==> sierra <==
Design ipod_player, start of the top module:
module ipod_player(
    input  logic        clk,
    input  logic        reset,
    input  logic [7:0]  kbd_ascii,
    input  logic        speed_up,
    input  logic        speed_down,
    input  logic        speed_reset,
    input  logic        direction,
    input  logic [31:0] flash_readdata,
    input  logic        flash_readdatavalid,
    output logic        flash_read,
    output logic [3:0]  flash_byteenable,
    output logic [22:0] flash_address,
    output logic [15:0] audio_data,
    output logic        sample_clk
);
==> flow/config.mk <==
export PLATFORM = sky130hd
export DESIGN_NAME = ipod_player
export DESIGN_NICKNAME = ipod_player
export VERILOG_FILES = /design/flow/design.v
export SDC_FILE = /design/flow/constraint.sdc
export NUM_CORES = 4
export LEC_CHECK = 0
export ABC_AREA = 1
export CAP_MARGIN = 0
export CELL_PAD_IN_SITES_DETAIL_PLACEMENT = 1
export CELL_PAD_IN_SITES_GLOBAL_PLACEMENT = 0
export CORE_ASPECT_RATIO = 1.24
export CORE_MARGIN = 10
export CORE_UTILIZATION = 40
export GPL_TIMING_DRIVEN = 0
export HOLD_SLACK_MARGIN = 0.06
export MAX_ROUTING_LAYER = met5
export MIN_ROUTING_LAYER = met2
export SETUP_SLACK_MARGIN = 5.0
export SLEW_MARGIN = 20
export TNS_END_PERCENT = 50
==> flow/constraint.sdc <==
create_clock -name core_clock -period 70.7 [get_ports {clk}]
set_input_delay 14.1400 -clock core_clock [delete_from_list [all_inputs] [get_ports {clk}]]
set_output_delay 14.1400 -clock core_clock [all_outputs]
set_load 0.01 [all_outputs]
run.sh (not shown) runs the stock make flow with config.mk's settings and CLKGATE_MAP_FILE=.
==> inputs of violet, as changes to sierra <==
Settings changed: ABC_AREA 1 to unset, CAP_MARGIN 0 to 15, CELL_PAD_IN_SITES_DETAIL_PLACEMENT 1 to unset, CELL_PAD_IN_SITES_GLOBAL_PLACEMENT 0 to unset, CORE_ASPECT_RATIO 1.24 to unset, CORE_MARGIN 10 to 2, HOLD_SLACK_MARGIN 0.06 to 0.21, MAX_ROUTING_LAYER met5 to unset, MIN_ROUTING_LAYER met2 to unset, PLACE_DENSITY_LB_ADDON set to 0.09, TNS_END_PERCENT 50 to 15.
==> flow/constraint.sdc (replaced) <==
create_clock -name core_clock -period 100.0 [get_ports {clk}]
set_input_delay 20.0000 -clock core_clock [delete_from_list [all_inputs] [get_ports {clk}]]
set_output_delay 20.0000 -clock core_clock [all_outputs]
set_load 0.01 [all_outputs]
==> comparison table <==
| item | violet | sierra |
|---|---|---|
| Run status | no timing/DRC/antenna violations | aborted with a tool error |
| Last stage reached | - | global routing (5_1_grt) |
| Complex-gate fraction of the synthesized area | 0.325 | 0.214 |
| Share of synthesized cell area in and, or, nand and nor gates | 0.260 | 0.323 |
| Most popular library cell in the synthesized design by count | nor2_1 | nand2_1 |
| Rows | 155 | 168 |
| PostCTS Resize Cnt | 271 | 836 |
| Synth mux share | 0.0301 | 0.00105 |
| Total core area | 178000 µm² | 169000 µm² |
| DP Worst Slack | -14.42 ns | -23.08 ns |
| Instance tally after logic synthesis | 10.5k | 11.3k |
| Post-synthesis chip area from yosys | 71700 µm² | 68000 µm² |
| Post-CTS setup buffers | 13 | 473 |
| Xor-xnor portion of the synthesized cell area | 0.108 | 0.111 |
| Horizontal extent of the die | 427 µm | 390 µm |
| Post-Syn Nets | 11.6k | 12.4k |
| Die Y-Extent | 427 µm | 479 µm |
| Cell Area, Placed | 77300 µm² | 73200 µm² |
| Post-synthesis instance area | 71700 µm² | 68000 µm² |
| Global placement routability congestion | 1.01 | 1.02 |
| Count of instantiated cells in the yosys netlist | 10.5k | 11.3k |

========
==> trial 73: inputs <==
==> flow/design.v <==
module fsm(
input logic CLK_50M,
output logic [15:0] audiodata,
input logic [31:0] flash_mem_readdata,
input logic flash_mem_readdatavalid,
input logic reset,
input logic direction,
output logic [6:0] state,
input logic newclock1,
output flash_mem_read,
input logic idle,
output logic [15:0] out,
output [3:0] flash_mem_byteenable
);
parameter [6:0] start = 7'b000_0000;
parameter [6:0] read = 7'b010_0000;
parameter [6:0] waitread = 7'b110_1111;
parameter [6:0] play1 = 7'b101_1111;
parameter [6:0] play2 = 7'b111_1111;
always_ff @ (posedge CLK_50M, posedge reset)
	begin
	if (reset) begin
		state<=start;
		audiodata<=16'b0;
		end
	else 
		begin
		case(state)
		start: if(idle)begin
			state<=read;
			end
			else
			state<=start;
		read:begin
			state<=waitread;
			end
		waitread:begin
			if ( flash_mem_readdatavalid==1'b1) state<= play1;
			end	
		play1:
			begin 
			if (direction)
				begin
				if(newclock1) 
					begin
					state<=start;
					audiodata<= flash_mem_readdata [31:16];
					end
				else 
				audiodata<= flash_mem_readdata [31:16];
				end
			else
				begin 
				if(newclock1) 
					begin
					audiodata<= flash_mem_readdata [15:0];
					state<=play2;
					end
				else
				audiodata<= flash_mem_readdata [15:0];
				end
			end
		play2:
			begin 
			if (direction)
				begin
				if(newclock1) 
					begin
					state<=start;
					audiodata<= flash_mem_readdata [15:0];
					end
				else 
				audiodata<= flash_mem_readdata [15:0];
				end
			else
				begin
				if(newclock1) 
					begin
					state<=start;
					audiodata<= flash_mem_readdata [31:16];
					end
				else 
				audiodata<= flash_mem_readdata [31:16];
				end
			end
		default: state<=start;
		endcase
end 
		end 
assign flash_mem_read=~state[4];
assign flash_mem_byteenable={~state[3],~state[2],~state[1],~state[0]};
assign out =flash_mem_readdata[15:0];
endmodule 
module clockdiv (input logic [31:0] d,input logic [31:0] desiredfreq,input logic clk, input logic rst, output logic reset, output logic newclock);
always_ff @ (posedge clk, posedge rst)
begin
	if (rst)
		begin
		newclock<=1'b0;
		reset<=1'b0;
		end
	else if (d==((32'd25000000/(desiredfreq))-32'd1))
		begin
		newclock<=1'b1;
		reset<=1'b0;
		end
	else if (d>=((32'd50000000/(desiredfreq))-32'b1))
		begin
		newclock<=1'b0;
		reset<=1'b1;
		end
	else
		begin
		newclock<= newclock;
		reset<=1'b0;
		end
end
endmodule
module counter(input logic clk, input logic rst, input logic reset, output logic [31:0] Q);
always_ff @ (posedge clk, posedge rst)
begin 
	if (rst)
		Q<=32'b0;
	else if (reset)
		begin
		Q<=32'b1;
		end
	else
		Q<=Q+32'b1;
end
endmodule
module flipflop #(parameter width = 23)(input logic clk, input logic rst, input logic [width-1:0] d, output logic [width-1:0] q);
always_ff @(posedge clk, posedge rst)
if (rst) q<={width{1'b0}};
else q<=d;
endmodule
module keyboardaddr (input logic [22:0]  currentaddr,
	input logic D, E, B, F, R,
	output logic [1:0] state,
	input logic clk,
	input logic rst,
	input logic en,
output logic idle,
	output logic [22:0] nextaddr
	);
	parameter idleFW = 2'b00;
	parameter idleBW = 2'b01;
	parameter FW = 2'b10;
	parameter BW = 2'b11;
assign idle=state[1];	
	always_ff @ (posedge clk, posedge rst)
	begin
				if (rst) begin
					state<=idleFW;
					nextaddr<=23'b0;
				end
				else if (en)
					case(state)
					idleFW:	 
							if(R) begin		 
								state<=idleFW;
								nextaddr<=1'b0;
								end
							else if(B) begin  
								state<=idleBW;
								nextaddr<=currentaddr;	
								end
							else if(E) begin	 
								state<=FW;
								nextaddr<=currentaddr+1'b1;
								end
							else begin		 
								state<=idleFW;
								nextaddr<=currentaddr;
								end
					idleBW:
							if(R) begin		 
								state<=idleBW;
								nextaddr<=1'b0;
								end
							else if(F) begin		 
								state<=idleFW;
								nextaddr<=currentaddr;	
								end
							else if(B) begin		 
								state<=BW;
								nextaddr<=currentaddr+1'b1;
								end
							else begin		 
								state<=idleBW;
								nextaddr<=currentaddr;
								end
					FW:			
							if(currentaddr==32'h7ffff) begin
						nextaddr<=32'b0;
							end
							else if(R) begin		 
									state<=FW;
									nextaddr<=32'b0;
								end
								else if(B) begin		 
									state<=BW;
									nextaddr<=currentaddr-1'b1;	
								end
								else if(D) begin		 
									state<=idleFW;
									nextaddr<=currentaddr;
								end
								else begin		 
									state<=FW;
									nextaddr<=currentaddr+1'b1;						
								end
					BW:
			if(currentaddr==32'b0) begin
				nextaddr<=32'h7ffff;
				end
							else if(R) begin 
								state<=BW;
								nextaddr<=32'h7ffff;
								end
							else if(F) begin		 
								state<=FW;
								nextaddr<=currentaddr+1'b1;	
								end
							else if(D) begin		 
								state<=idleBW;
								nextaddr<=currentaddr;
								end
							else begin		 
								state<=BW;
								nextaddr<=currentaddr-1'b1;
								end
						default: state<= idleFW;
				endcase
			end
endmodule
module vDFF(clk, rst, en, in, out);
	input logic clk;
	input logic rst;
	input logic en;
	input logic [22:0] in;
	output logic [22:0] out;
	always_ff @(posedge clk, posedge rst)
		if (rst) out<=23'b0;
		else if (en) out<=in;
endmodule 
module keyboardint(kbd, D,E,B,F,R);
	input logic [7:0] kbd;
	output D,E,B,F,R;
parameter character_B =8'h42;
parameter character_D =8'h44;
parameter character_E =8'h45;
parameter character_F =8'h46;
parameter character_R =8'h52;
parameter character_lowercase_b= 8'h62;
parameter character_lowercase_d= 8'h64;
parameter character_lowercase_e= 8'h65;
parameter character_lowercase_f= 8'h66;
parameter character_lowercase_r= 8'h72;
		assign D = (character_D == kbd)| (character_lowercase_d == kbd);
		assign E = (character_E == kbd)| (character_lowercase_e == kbd);
		assign B = (character_B == kbd)| (character_lowercase_b == kbd);
		assign F = (character_F == kbd)| (character_lowercase_f == kbd);
		assign R = (character_R == kbd)| (character_lowercase_r == kbd);
endmodule
module keyintegration(clk,rst,addvalue,prevaddvalue,keys);
	input logic clk;
	input logic rst;
	input logic [2:0] keys;
	output logic [31:0] addvalue;
	input logic [31:0] prevaddvalue;
	always_ff @(posedge clk, posedge rst)begin
			if(rst) begin
				addvalue<=0;
			end
			else if(keys[2]) begin
				addvalue<=0;
			end
			else if(keys[1]) begin
				addvalue<=prevaddvalue+32'd1000;
			end
			else if(keys[0]) begin
				addvalue<=prevaddvalue-32'd1000;
			end
			else begin
				addvalue<=prevaddvalue;
			end
		end
endmodule
`default_nettype none
module ipod_player(
    input  logic        clk,
    input  logic        reset,
    input  logic [7:0]  kbd_ascii,
    input  logic        speed_up,
    input  logic        speed_down,
    input  logic        speed_reset,
    input  logic        direction,
    input  logic [31:0] flash_readdata,
    input  logic        flash_readdatavalid,
    output logic        flash_read,
    output logic [3:0]  flash_byteenable,
    output logic [22:0] flash_address,
    output logic [15:0] audio_data,
    output logic        sample_clk
);
logic D,B,E,F,R;
logic [1:0] state2;
logic idle;
logic [6:0] state;
logic [15:0] out;
logic [22:0] nextaddress;
logic [22:0] currentaddress;
logic newclock1;
logic newclock1_q;
logic addr_en;
logic [31:0] d1;
logic resetcounter1;
logic [31:0] prevaddvalue;
logic [31:0] addvalue;
logic edgeclock1;
keyintegration speedcontrol(.clk(clk),.rst(reset),.addvalue(addvalue),.prevaddvalue(prevaddvalue),.keys({speed_reset,speed_up,speed_down}));
flipflop #(32) addvalueff (.clk(clk), .rst(reset), .d(addvalue), .q(prevaddvalue));
clockdiv div1 (.d(d1),.desiredfreq(32'd22000+addvalue),.clk(clk),.rst(reset),.reset(resetcounter1),.newclock(newclock1));
counter counter1 (.clk(clk), .rst(reset), .reset(resetcounter1), .Q(d1));
always_ff @(posedge clk, posedge reset)
    if (reset) newclock1_q <= 1'b0;
    else       newclock1_q <= newclock1;
assign addr_en = newclock1 & ~newclock1_q;
keyboardaddr addressset (.currentaddr(currentaddress),.clk(clk),.rst(reset),.en(addr_en),.idle(idle),.state(state2),.D(D),.E(E),.B(B),.F(F),.R(R),.nextaddr(nextaddress));
keyboardint keyboardinput (.kbd(kbd_ascii), .D(D), .E(E), .B(B), .F(F), .R(R));
vDFF addrVDFF(.clk(clk),.rst(reset),.en(addr_en),.in(nextaddress),.out(currentaddress));
doublesync newclock_doublsync(.indata(newclock1), .outdata(edgeclock1), .clk(clk), .reset(reset));
fsm flash(
.CLK_50M(clk),
.direction(direction),
.audiodata(audio_data),
.flash_mem_readdata(flash_readdata),
.flash_mem_readdatavalid(flash_readdatavalid),
.reset(reset),
.state(state),
.out(out),
.idle(idle),
.newclock1(edgeclock1),
.flash_mem_byteenable(flash_byteenable),
.flash_mem_read(flash_read)
);
assign flash_address = currentaddress[22:0];
assign sample_clk = newclock1;
endmodule
module doublesync(input logic indata, input logic clk, input logic reset, output logic outdata);
logic reg1;
always_ff @(posedge clk, posedge reset)
    if (reset) begin
        reg1 <= 1'b0;
        outdata <= 1'b0;
    end else begin
        reg1 <= indata;
        outdata <= reg1;
    end
endmodule
`default_nettype wire
==> flow/run.sh <==
#!/bin/bash
# the make line also repeats each setting of config.mk as NAME=value (left out here)
make -C /OpenROAD-flow-scripts/flow DESIGN_CONFIG=/design/flow/config.mk WORK_HOME=/design/flow/orfs CLKGATE_MAP_FILE= finish
==> flow/config.mk <==
export PLATFORM = sky130hd
export DESIGN_NAME = ipod_player
export DESIGN_NICKNAME = ipod_player
export VERILOG_FILES = /design/flow/design.v
export SDC_FILE = /design/flow/constraint.sdc
export NUM_CORES = 4
export LEC_CHECK = 0
export CAP_MARGIN = 5
export CORE_ASPECT_RATIO = 0.5
export CORE_MARGIN = 9
export CORE_UTILIZATION = 51
export PLACE_DENSITY_LB_ADDON = 0.01
export SETUP_SLACK_MARGIN = -2.0
export SLEW_MARGIN = 20
export TNS_END_PERCENT = 35
==> flow/constraint.sdc <==
create_clock -name core_clock -period 100.0 [get_ports {clk}]
set_input_delay 20.0000 -clock core_clock [delete_from_list [all_inputs] [get_ports {clk}]]
set_output_delay 20.0000 -clock core_clock [all_outputs]
set_load 0.01 [all_outputs]
==> build 22 (differences from trial 73) <==
==> flow/config.mk (replaced) <==
export PLATFORM = sky130hd
export DESIGN_NAME = ipod_player
export DESIGN_NICKNAME = ipod_player
export VERILOG_FILES = /design/flow/design.v
export SDC_FILE = /design/flow/constraint.sdc
export NUM_CORES = 4
export LEC_CHECK = 0
export ABC_AREA = 1
export CAP_MARGIN = 20
export CORE_MARGIN = 2
export CORE_UTILIZATION = 72
export PLACE_DENSITY = 0.41
export SETUP_SLACK_MARGIN = 5
export SLEW_MARGIN = 20
==> flow/constraint.sdc (replaced) <==
create_clock -name core_clock -period 104.0 [get_ports {clk}]
set_input_delay 20.8000 -clock core_clock [delete_from_list [all_inputs] [get_ports {clk}]]
set_output_delay 20.8000 -clock core_clock [all_outputs]
set_load 0.01 [all_outputs]
==> trial 39 (differences from trial 73) <==
==> flow/config.mk (replaced) <==
export PLATFORM = sky130hd
export DESIGN_NAME = ipod_player
export DESIGN_NICKNAME = ipod_player
export VERILOG_FILES = /design/flow/design.v
export SDC_FILE = /design/flow/constraint.sdc
export NUM_CORES = 4
export LEC_CHECK = 0
export CAP_MARGIN = 20
export CORE_MARGIN = 2
export CORE_UTILIZATION = 40
export SETUP_SLACK_MARGIN = 5
export SLEW_MARGIN = 20
==> flow/constraint.sdc (replaced) <==
create_clock -name core_clock -period 93.1 [get_ports {clk}]
set_input_delay 18.6200 -clock core_clock [delete_from_list [all_inputs] [get_ports {clk}]]
set_output_delay 18.6200 -clock core_clock [all_outputs]
set_load 0.01 [all_outputs]
==> notes <==
Flip-flop count is the same in trial 39 and trial 73. Worst setup slack: trial 73 < trial 39 < build 22. Utilization, lowest first: trial 39, trial 73, build 22. Die size: trial 39 > trial 73 > build 22. Sequential share of layout area: trial 39 < trial 73 < build 22. Cell area, lowest first: build 22, trial 73, trial 39.
==> figures <==
                                                                                   build 22                 trial 39                 trial 73
Status                                                                       finished clean           finished clean           finished clean
Diode count                                                                               1                        1                        3
Log Warnings                                                                             32                       33                       30
Number of antenna violations at the first check in global routing                         4                        2                        3
Wire length on met2                                                                94500 um                136000 um                111000 um
Total number of vias                                                                  77300                    86800                    80000
Final-layout worst hold slack                                                        398 ps                   403 ps                   414 ps
Most numerous cell in the Yosys netlist                            sky130_fd_sc_hd__nand2_1  sky130_fd_sc_hd__nor2_1  sky130_fd_sc_hd__nor2_1
Via count of the first global-routing pass                                            72100                    82500                    72300
Number of cells upsized or downsized after cts                                            0                       13                        0
Share of the yosys chip area belonging to registers                                   6.29%                    5.97%                    5.97%
Cell count in the Yosys report                                                        11300                    10500                    10500
Xor/xnor share                                                                        11.1%                    10.8%                    10.8%
Met1 Wirelength                                                                    85800 um                131000 um                127000 um
